Setup of job 2730:
// Temple
module Temple #(
    parameter ADDR_WIDTH = 16,
    parameter DATA_WIDTH = 16
) (
    input                   clk,
    rst,
    output [ADDR_WIDTH-1:0] addr,
    input  [          15:0] rd_data,
    output [          15:0] wr_data,
    output                  en
);
Size: ~570 flip-flops, about 24000 µm² of cells after synthesis.
make LEC_CHECK=0 ABC_AREA=1 CAP_MARGIN=5 CORE_MARGIN=2 CORE_UTILIZATION=45 CTS_CLUSTER_SIZE=62 GPL_TIMING_DRIVEN=0 HOLD_SLACK_MARGIN=0.08 MAX_ROUTING_LAYER=met4 MIN_ROUTING_LAYER=met2 PLACE_DENSITY_LB_ADDON=0.08 SLEW_MARGIN=20 TNS_END_PERCENT=95 finish   # period 7.0 ns
run.sh (not shown) runs the stock make flow with config.mk's settings and CLKGATE_MAP_FILE=.
Input-level comparison between job 6084 and job 2730:
Settings: ABC_AREA: 1 -> unset; CTS_CLUSTER_SIZE: 62 -> 36; MAX_ROUTING_LAYER: met4 -> unset; HOLD_SLACK_MARGIN: 0.08 -> unset; MIN_ROUTING_LAYER: met2 -> unset; CAP_MARGIN: 5 -> 20; GPL_TIMING_DRIVEN: 0 -> unset; CORE_UTILIZATION: 45 -> 68; TNS_END_PERCENT: 95 -> unset; PLACE_DENSITY_LB_ADDON: 0.08 -> unset; the clock period (ns, I/O delays scaled along): 7.0 -> 5.78.
## What came out
Switching power summed over all nets: job 6084 < job 2730
Comparing job 6084 and job 2730, the higher wire length of the first global-routing pass was measured on job 2730.
Of the two values seen for prevailing logic family in the synthesized netlist, multiplexers was produced by job 6084 and simple AND/OR/NAND/NOR gates by job 2730.
Going from job 2730 to job 6084, count of clock-buffer cells in the layout shrank by more than 10%.
Job 2730 ended up with met3 as its busiest layer in global routing; job 6084 ended up with met2.
Area after synthesis (job 6084 vs. job 2730) decreases slightly
Summary: with job 2730 as the reference, routed wire length in job 6084 moved down by more than 10%.

---

Starting RTL as in the previous note.
export LEC_CHECK = 0
export CAP_MARGIN = 20
export CORE_MARGIN = 2
export CORE_UTILIZATION = 72
export CTS_CLUSTER_SIZE = 18
export SETUP_SLACK_MARGIN = 0.49
export SLEW_MARGIN = 20
create_clock -name core_clock -period 3.17 [get_ports {clk}]
The starting point failed in 5_1_grt (GRT-0232).
Change:
Settings changed: CORE_UTILIZATION 72 to 40, CTS_CLUSTER_SIZE 18 to default, PLACE_DENSITY from default to 0.6, SETUP_SLACK_MARGIN 0.49 to default.
Clock period 3.17 ns to 7.0 ns, I/O delays scaled along.
The new run finished with timing, DRC and antenna clean.
Die area went up by 78%.
Area after synthesis stays the same.
Synthesized cell count does not change.

---

Setup of v19:
Temple again, from the RTL that the note above started with.
clock: 7.0 ns
lec_check: 0
cap_margin: 5
core_margin: 2
core_utilization: 40
cts_cluster_size: 80
gpl_timing_driven: 0
min_routing_layer: met2
place_density_lb_addon: 0.19
slew_margin: 20
What v21 does differently from v19 at the input level:
- putting SETUP_SLACK_MARGIN at 0.4 where nothing was set
- swapping 40 for 70 in CORE_UTILIZATION
- swapping 80 for 15 in CTS_CLUSTER_SIZE
- clearing GPL_TIMING_DRIVEN, which used to be 0
- clearing MIN_ROUTING_LAYER, which used to be met2
- clearing PLACE_DENSITY_LB_ADDON, which used to be 0.19
- swapping 7.0 for 3.08 in the clock period (ns, I/O delays scaled along)
Notes after the runs:
v21 did not make it past global routing (5_1_grt), where a tool error ended it. Sort v21 and v19 by total placed cells including tap cells desc -> top: v19. The final reports for v21 and v19 show standard cell area after detailed placement higher in the former. Going from v19 to v21, TritonCTS buffer count now smaller; height of the die went down about 24%.
The following lists how v53 was set up differently from v21:
- putting CORE_ASPECT_RATIO at 0.92 where nothing was set
- putting MIN_ROUTING_LAYER at met1 where nothing was set
- clearing SETUP_SLACK_MARGIN, which used to be 0.4
- swapping 20 for 40 in SLEW_MARGIN
- putting CTS_CLUSTER_DIAMETER at 390 where nothing was set
- putting GPL_ROUTABILITY_DRIVEN at 0 where nothing was set
- putting PLACE_DENSITY_LB_ADDON at 0.0 where nothing was set
- swapping 70 for 72 in CORE_UTILIZATION
- putting ABC_AREA at 0 where nothing was set
- putting TNS_END_PERCENT at 90 where nothing was set
Findings:
The remaining runs in v53 and v21 completed every stage, whereas v21 halted early.
v53 ends up with lower number of core rows than v21 does.
Summary of v53 over v21: horizontal die dimension went up, HPWL after detailed placement went down, placed cell count went down, die size went down.
From v21 to v53 the numbers moved as follows: setup fix buffers added after clock tree synthesis went down by 38, worst setup slack after placement went up by 0.31 ns.
[compare] base=v21 new=v53: floorplan core area went down by about 1.9%; synthesized cell count was more or less identical.
diff inputs: v53 => v52
- GPL_ROUTABILITY_DRIVEN no longer set, was 0
- PLACE_DENSITY_LB_ADDON no longer set, was 0.0
- CAP_MARGIN now 40, was 5
- SLEW_MARGIN now 20, was 40
- CORE_UTILIZATION now 70, was 72
- TNS_END_PERCENT no longer set, was 90
- SETUP_SLACK_MARGIN now 0.4, previously not set
- ABC_AREA no longer set, was 0
- MIN_ROUTING_LAYER no longer set, was met1
- CTS_CLUSTER_DIAMETER no longer set, was 390
- CORE_ASPECT_RATIO now 0.9, was 0.92
==> comparison <==
| v52 | all stages done | FAIL | setup timing |
From v53 to v52 the numbers moved as follows: required time at the worst-slack endpoint moved up, length of routed met2 wiring moved up, clock-pin slew on the worst setup and hold paths moved down.
Critical path's slowest cell: a21oi_1 -> v52, mux2_8 -> v53

---

## run 1
Starting RTL as in the previous note.
make LEC_CHECK=0 ABC_AREA=0 CAP_MARGIN=5 CORE_ASPECT_RATIO=0.92 CORE_MARGIN=2 CORE_UTILIZATION=70 CTS_CLUSTER_SIZE=27 GPL_ROUTABILITY_DRIVEN=0 MIN_ROUTING_LAYER=met1 PLACE_DENSITY=0.54 SLEW_MARGIN=25 TNS_END_PERCENT=10 finish   # period 3.39 ns
Although it ran to completion, run 1 produced a layout that fails the final checks because of negative setup slack.
--- input diff run 1..run 2 ---
Settings: CAP_MARGIN now 20, was 5; MIN_ROUTING_LAYER no longer set, was met1; ABC_AREA no longer set, was 0; CTS_CLUSTER_SIZE no longer set, was 27; CORE_UTILIZATION now 65, was 70; CORE_ASPECT_RATIO no longer set, was 0.92; PLACE_DENSITY now 0.6, was 0.54; GPL_ROUTABILITY_DRIVEN no longer set, was 0; SLEW_MARGIN now 20, was 25; TNS_END_PERCENT no longer set, was 10; the clock period (ns, I/O delays scaled along) now 3.08, was 3.39.
## What came out
- Both conditions hold for run 2: the flow ran to the end and the final layout passed the timing, design-rule and antenna checks.
- Run 2 vs run 1: horizontal die size down slightly
- In run 2, the internal power came out about 12% above the value in run 1.
- Summary of run 2 over run 1: count of mapped cells out of synthesis essentially unchanged, non-clock buffer count increased 23%, number of buffers and inverters on the critical path increased 2, post-route fraction of the period consumed by the critical path decreased 2.4 points.
diff inputs: run 2 => run 3
Settings: setting SETUP_SLACK_MARGIN to 0.4 for the first time; changing CORE_UTILIZATION from 65 to 70; setting CTS_CLUSTER_SIZE to 15 for the first time.
Findings:
What ended run 3 was a tool error in global routing (5_1_grt); the run never finished. From run 3 to run 2, chip area from the yosys synthesis statistics did not move at all. Synthesized cell area: run 2 vs run 3 — no meaningful difference. | final HPWL from detailed placement | higher: run 3 |. Width of the die came out lower on run 3 than on run 2. In the flow results for run 3 and run 2, the chip area is larger on run 2. Compared with run 2, run 3 shows area after detailed placement higher by about 0.75%.
Here is what was changed in the inputs of run 4 compared with run 3.
Settings: clearing PLACE_DENSITY, which used to be 0.6; clearing CTS_CLUSTER_SIZE, which used to be 15; clearing SETUP_SLACK_MARGIN, which used to be 0.4; swapping 70 for 63 in CORE_UTILIZATION; swapping 3.08 for 3.2 in the clock period (ns, I/O delays scaled along).
--- outcome ---
Run 4 reached the end of the flow, and the finished layout is clean on the timing, design-rule and antenna checks. Compared with run 3, in run 4 area of the core shows an increase of 12%; area of the chip moved up; area after synthesis barely changed; total half-perimeter wirelength after legalization and detailed placement went down about 8%; synthesized instance count now sits at about the same level.

---

The RTL this note starts from:
==> flow/design.v <==
`timescale 1ns / 1ns
`timescale 1ns / 1ns
module alu #(
    parameter DATA_WIDTH = 16
) (
    input [DATA_WIDTH-1:0] data_in1,
    data_in2,
    input [1:0] op,
    output reg [DATA_WIDTH-1:0] data_out,
    output [2:0] flag
);
  reg carry;
  wire zero, neg;
  wire [16:0] data_in1_add, data_in2_add;
  assign data_in1_add = data_in1;
  assign data_in2_add = data_in2;
  always @(*) begin
    case (op)
      2'b00: {carry, data_out} = {1'b0, ~(data_in1 | data_in2)};
      2'b01: {carry, data_out} = data_in1_add + data_in2_add;
      2'b10: {carry, data_out} = {1'b0, data_in1};
      2'b11: {carry, data_out} = {1'b0, (data_in2 >> 1)};
    endcase
  end
  assign zero = ~(|data_out);
  assign neg  = data_out[DATA_WIDTH-1];
  assign flag = {zero, neg, carry};
endmodule
`timescale 1ns / 1ns
module register #(
    parameter N = 16
) (
    input clk,
    rst,
    en,
    input [N-1:0] data_in,
    output reg [N-1:0] data_out
);
  always @(posedge clk, negedge rst) begin
    if (!rst) begin
      data_out <= 0;
    end else begin
      if (en) begin
        data_out <= data_in;
      end
    end
  end
endmodule
`timescale 1ns / 1ns
module registerfile #(
    parameter N = 16,
    M = 5
) (
    input clk,
    en,
    input [N-1:0] wr_data,
    input [M-1:0] addr,
    output [N-1:0] rd_data
);
  reg [N-1:0] mem[(2**M)-1:0];
  assign rd_data = (addr == 29) ? 0 : ( (addr == 30) ? 16'h1 : ( (addr == 31) ? 16'hffff : mem[addr]));
  always @(posedge clk) begin
    if (en) begin
      mem[addr] <= wr_data;
    end
  end
endmodule
`timescale 1ns / 1ns
 `timescale 1ns / 1ns
module state (
    input            clk,
    rst,
    input      [2:0] op,
    output reg [3:0] state,
    input      [2:0] flag
);
  reg [3:0] nextstate;
  reg       br;
  always @(*) begin
    case (state)
      4'b0000: begin
        if (op == 3'b000) begin
          nextstate = 4'b0001;
        end else if (op == 3'b001) begin
          nextstate = 4'b0010;
        end else if (op == 3'b010) begin
          nextstate = 4'b0011;
        end else if (op == 3'b011) begin
          nextstate = 4'b1010;
        end else if (op == 3'b100) begin
          nextstate = 4'b0100;
        end else if (op == 3'b101) begin
          nextstate = 4'b0101;
        end else if (op == 3'b110) begin
          nextstate = 4'b1000;
        end else nextstate = 4'b0111;
      end
      4'b0001: begin
        nextstate = 4'b1010;
      end
      4'b0010: nextstate = 4'b1010;
      4'b0011: nextstate = 4'b1010;
      4'b0100: nextstate = 4'b1010;
      4'b0101: nextstate = 4'b0110;
      4'b0110: nextstate = 4'b1010;
      4'b0111: nextstate = 4'b1010;
      4'b1000:
      if (br) nextstate = 4'b1001;
      else nextstate = 4'b1010;
      4'b1001: nextstate = 4'b0000;
      4'b1010: nextstate = 4'b0000;
      default: nextstate = 4'b0000;
    endcase   
  end
  always @(posedge clk, negedge rst) begin
    if (!rst) begin
      state <= 4'b0000;
    end else begin
      state <= nextstate;
    end
  end
  always @(*) begin
    case (op)
      3'h0: br = 0;
      3'h1: br = flag[0];
      3'h2: br = flag[1];
      3'h3: br = flag[1] | flag[0];
      3'h4: br = flag[2];
      3'h5: br = flag[2] | flag[0];
      3'h6: br = flag[2] | flag[1];
      3'h7: br = 1;
      default: br = 0;
    endcase   
  end   
endmodule   
`timescale 1ns / 1ns
 `timescale 1ns / 1ns
module decode (
    input [2:0] op,
    input [3:0] state,
    output reg [13:0] dec
);
  always @(*) begin
    case (state)
      4'b0000: begin
        if (op == 3'b110) begin
          dec = 14'b1_1_x_x_xx_xx_1_0_0_1_0_0;
        end else if (op == 3'b101) begin
          dec = 14'b1_1_x_x_xx_xx_1_0_0_0_0_0;
        end else if (op == 3'b011) begin
          dec = 14'bx_1_0_x_1x_xx_0_0_1_0_0_0;
        end else begin
          dec = 14'bx_1_x_x_xx_xx_0_0_0_1_0_0;
        end
      end
      4'b0001: dec = 14'bx_1_x_1_xx_00_0_1_0_0_1_0;
      4'b0010: dec = 14'bx_1_x_1_xx_01_0_1_0_0_1_0;
      4'b0011: dec = 14'bx_0_x_0_1x_xx_0_1_0_0_0_0;
      4'b0100: dec = 14'bx_0_x_x_xx_xx_0_0_0_0_0_1;
      4'b0101: dec = 14'b1_1_x_0_00_xx_1_1_0_0_0_0;
      4'b0110: dec = 14'b1_1_x_0_01_xx_0_1_0_0_0_0;
      4'b1000: dec = 14'bx_1_1_x_xx_xx_0_0_1_0_0_0;
      4'b1001: dec = 14'b0_1_x_x_xx_xx_1_0_0_0_0_0;
      4'b0111: dec = 14'bx_1_x_1_xx_11_0_1_0_0_1_0;
      4'b1011: dec = 14'bx_1_0_x_xx_xx_0_0_0_0_0_1;
      4'b1010: dec = 14'b1_1_x_x_xx_xx_1_0_0_0_0_0;
      default: dec = 14'b0;
    endcase
  end
endmodule
`timescale 1ns / 1ns
module Temple #(
    parameter ADDR_WIDTH = 16,
    parameter DATA_WIDTH = 16
) (
    input                   clk,
    rst,
    output [ADDR_WIDTH-1:0] addr,
    input  [          15:0] rd_data,
    output [          15:0] wr_data,
    output                  en
);
  wire [15:0] pc_sel_data, acc_sel_data, reg_sel_data, imm_sel_data;
  wire [15:0] pc_out, add_out, acc_out;
  wire [15:0] regfile_out, rf_out, alu_out;
  wire [2:0] flag_out, alu_flag;
  wire pc_sel, acc_sel, reg_sel, addr_sel;
  wire pc_en, acc_en, regfile_en, flag_en, rf_en;
  wire [1:0] imm_sel, alu_op;
  wire [ 2:0] op;
  wire [ 3:0] state;
  wire [13:0] dec;
  wire [ 4:0] regfile_addr;
  wire [ 7:0] half_imm_data;
  assign {pc_sel,addr_sel,reg_sel,acc_sel,imm_sel[1:0],alu_op[1:0],pc_en,acc_en,regfile_en,rf_en,flag_en,en} = dec;
  state statemachine (
      .clk(clk),
      .rst(rst),
      .op(op),
      .state(state),
      .flag(flag_out)
  );
  decode decode (
      .op(op),
      .state(state),
      .dec(dec)
  );
  register PC (
      .clk(clk),
      .rst(rst),
      .en(pc_en),
      .data_in(pc_sel_data),
      .data_out(pc_out)
  );
  register Acc (
      .clk(clk),
      .rst(rst),
      .en(acc_en),
      .data_in(acc_sel_data),
      .data_out(acc_out)
  );
  register #(
      .N(3)
  ) flag (
      .clk(clk),
      .rst(rst),
      .en(flag_en),
      .data_in(alu_flag),
      .data_out(flag_out)
  );
  register regi (
      .clk(clk),
      .rst(rst),
      .en(rf_en),
      .data_in(regfile_out),
      .data_out(rf_out)
  );
  alu alu (
      .data_in1(rf_out),
      .data_in2(acc_out),
      .op(alu_op),
      .data_out(alu_out),
      .flag(alu_flag)
  );
  registerfile regfile (
      .clk(clk),
      .en(regfile_en),
      .wr_data(reg_sel_data),
      .rd_data(regfile_out),
      .addr(regfile_addr)
  );
  assign pc_sel_data = (pc_sel) ? add_out : rf_out;
  assign add_out = pc_out + 16'h1;
  assign acc_sel_data = (acc_sel) ? alu_out : imm_sel_data;
  assign reg_sel_data = (reg_sel) ? add_out : acc_out;
  assign addr = addr_sel ? {pc_out[15:1], 1'b0} : {rf_out[15:1], 1'b0};
  assign wr_data = acc_out;
  assign op = (pc_out[0]) ? rd_data[15:13] : rd_data[7:5];
  assign regfile_addr = (pc_out[0]) ? rd_data[12:8] : rd_data[4:0];
  assign half_imm_data = (pc_out[0]) ? rd_data[15:8] : rd_data[7:0];
  assign imm_sel_data = (imm_sel[1]) ? rd_data[15:0] : ( (imm_sel[0]) ? {half_imm_data, acc_out[7:0]} : {acc_out[15:8], half_imm_data});
endmodule   
clock: 3.08 ns
lec_check: 0
abc_area: 1
cap_margin: 20
core_margin: 2
core_utilization: 72
cts_cluster_diameter: 384
cts_cluster_size: 100
place_density: 0.4
setup_slack_margin: 0.91
slew_margin: 20
The first run did not get past global routing (5_1_grt).
Edit:
Settings changed: ABC_AREA 1 to not set, CTS_CLUSTER_DIAMETER 384 to not set, CTS_CLUSTER_SIZE 100 to 36, PLACE_DENSITY 0.4 to 0.82, SETUP_SLACK_MARGIN 0.91 to not set.
Clock period 3.08 ns to 5.59 ns, I/O delays scaled along.
Effect:
- This time the run completed without violations
- die area shrinks by about 1.6%
- area after synthesis shrinks by 1.6%
- synthesized cell count shrinks by 27%
Edit:
Settings changed: CORE_UTILIZATION 72 to 59, CTS_CLUSTER_SIZE 36 to not set, PLACE_DENSITY 0.82 to not set.
Clock period 5.59 ns to 4.75 ns, I/O delays scaled along.
=> Setup slack degrades by 140 ps; clock skew went down by 6.4 ps; non-clock buffer count increases by 20; total power rises by about 15%; critical path depth came out higher by 1; via count is lower by about 12%; first-iteration DRC count decreases by about 47%; final cell count goes up by 5.0%; hold slack loses 110 ps; register-to-register slack is worse by 390 ps; die size came out higher by 22%.
Edit:
Settings changed: CORE_UTILIZATION 59 to 40, PLACE_DENSITY set to 0.6.
Clock period 4.75 ns to 5.54 ns, I/O delays scaled along.
=>
- non-clock buffer count fell by 22
- register-to-register slack improves by 1000 ps
- worst hold slack improves by 93 ps
- power fell by about 13%
- setup slack improves by 490 ps
- routed wire length hardly moves
- synthesized cell count does not change
- via count fell by about 1%
- final cell count rose by 10%
Edit:
Settings changed: CORE_UTILIZATION 40 to 72, CTS_CLUSTER_SIZE set to 15.
Clock period 5.54 ns to 3.08 ns, I/O delays scaled along.
Effect:
- The new run produced a layout that fails on negative setup slack
- final area goes up by a few percent
- global-route usage grows by 31 points
- critical path depth rises by 2
- register-to-register slack loses 2600 ps
- routed wire length grows by well over a third
- via count went up by a quarter to a third
Edit:
Settings changed: CORE_UTILIZATION 72 to 43, CTS_CLUSTER_SIZE 15 to not set.
Clock period 3.08 ns to 5.54 ns, I/O delays scaled along.
With this change the flow went through all stages and came out clean.
First-iteration DRC count shrinks by well over a third.
Synthesized area does not change.
Critical path depth shrinks by 3.
Non-clock buffer count shrinks by 127.
Final area shrinks by a few percent.
Global-route usage shrinks by 29 points.
Die area grows by well over a third.
Total power shrinks by well over a third.
Power is estimated from default activity; no workload was simulated.
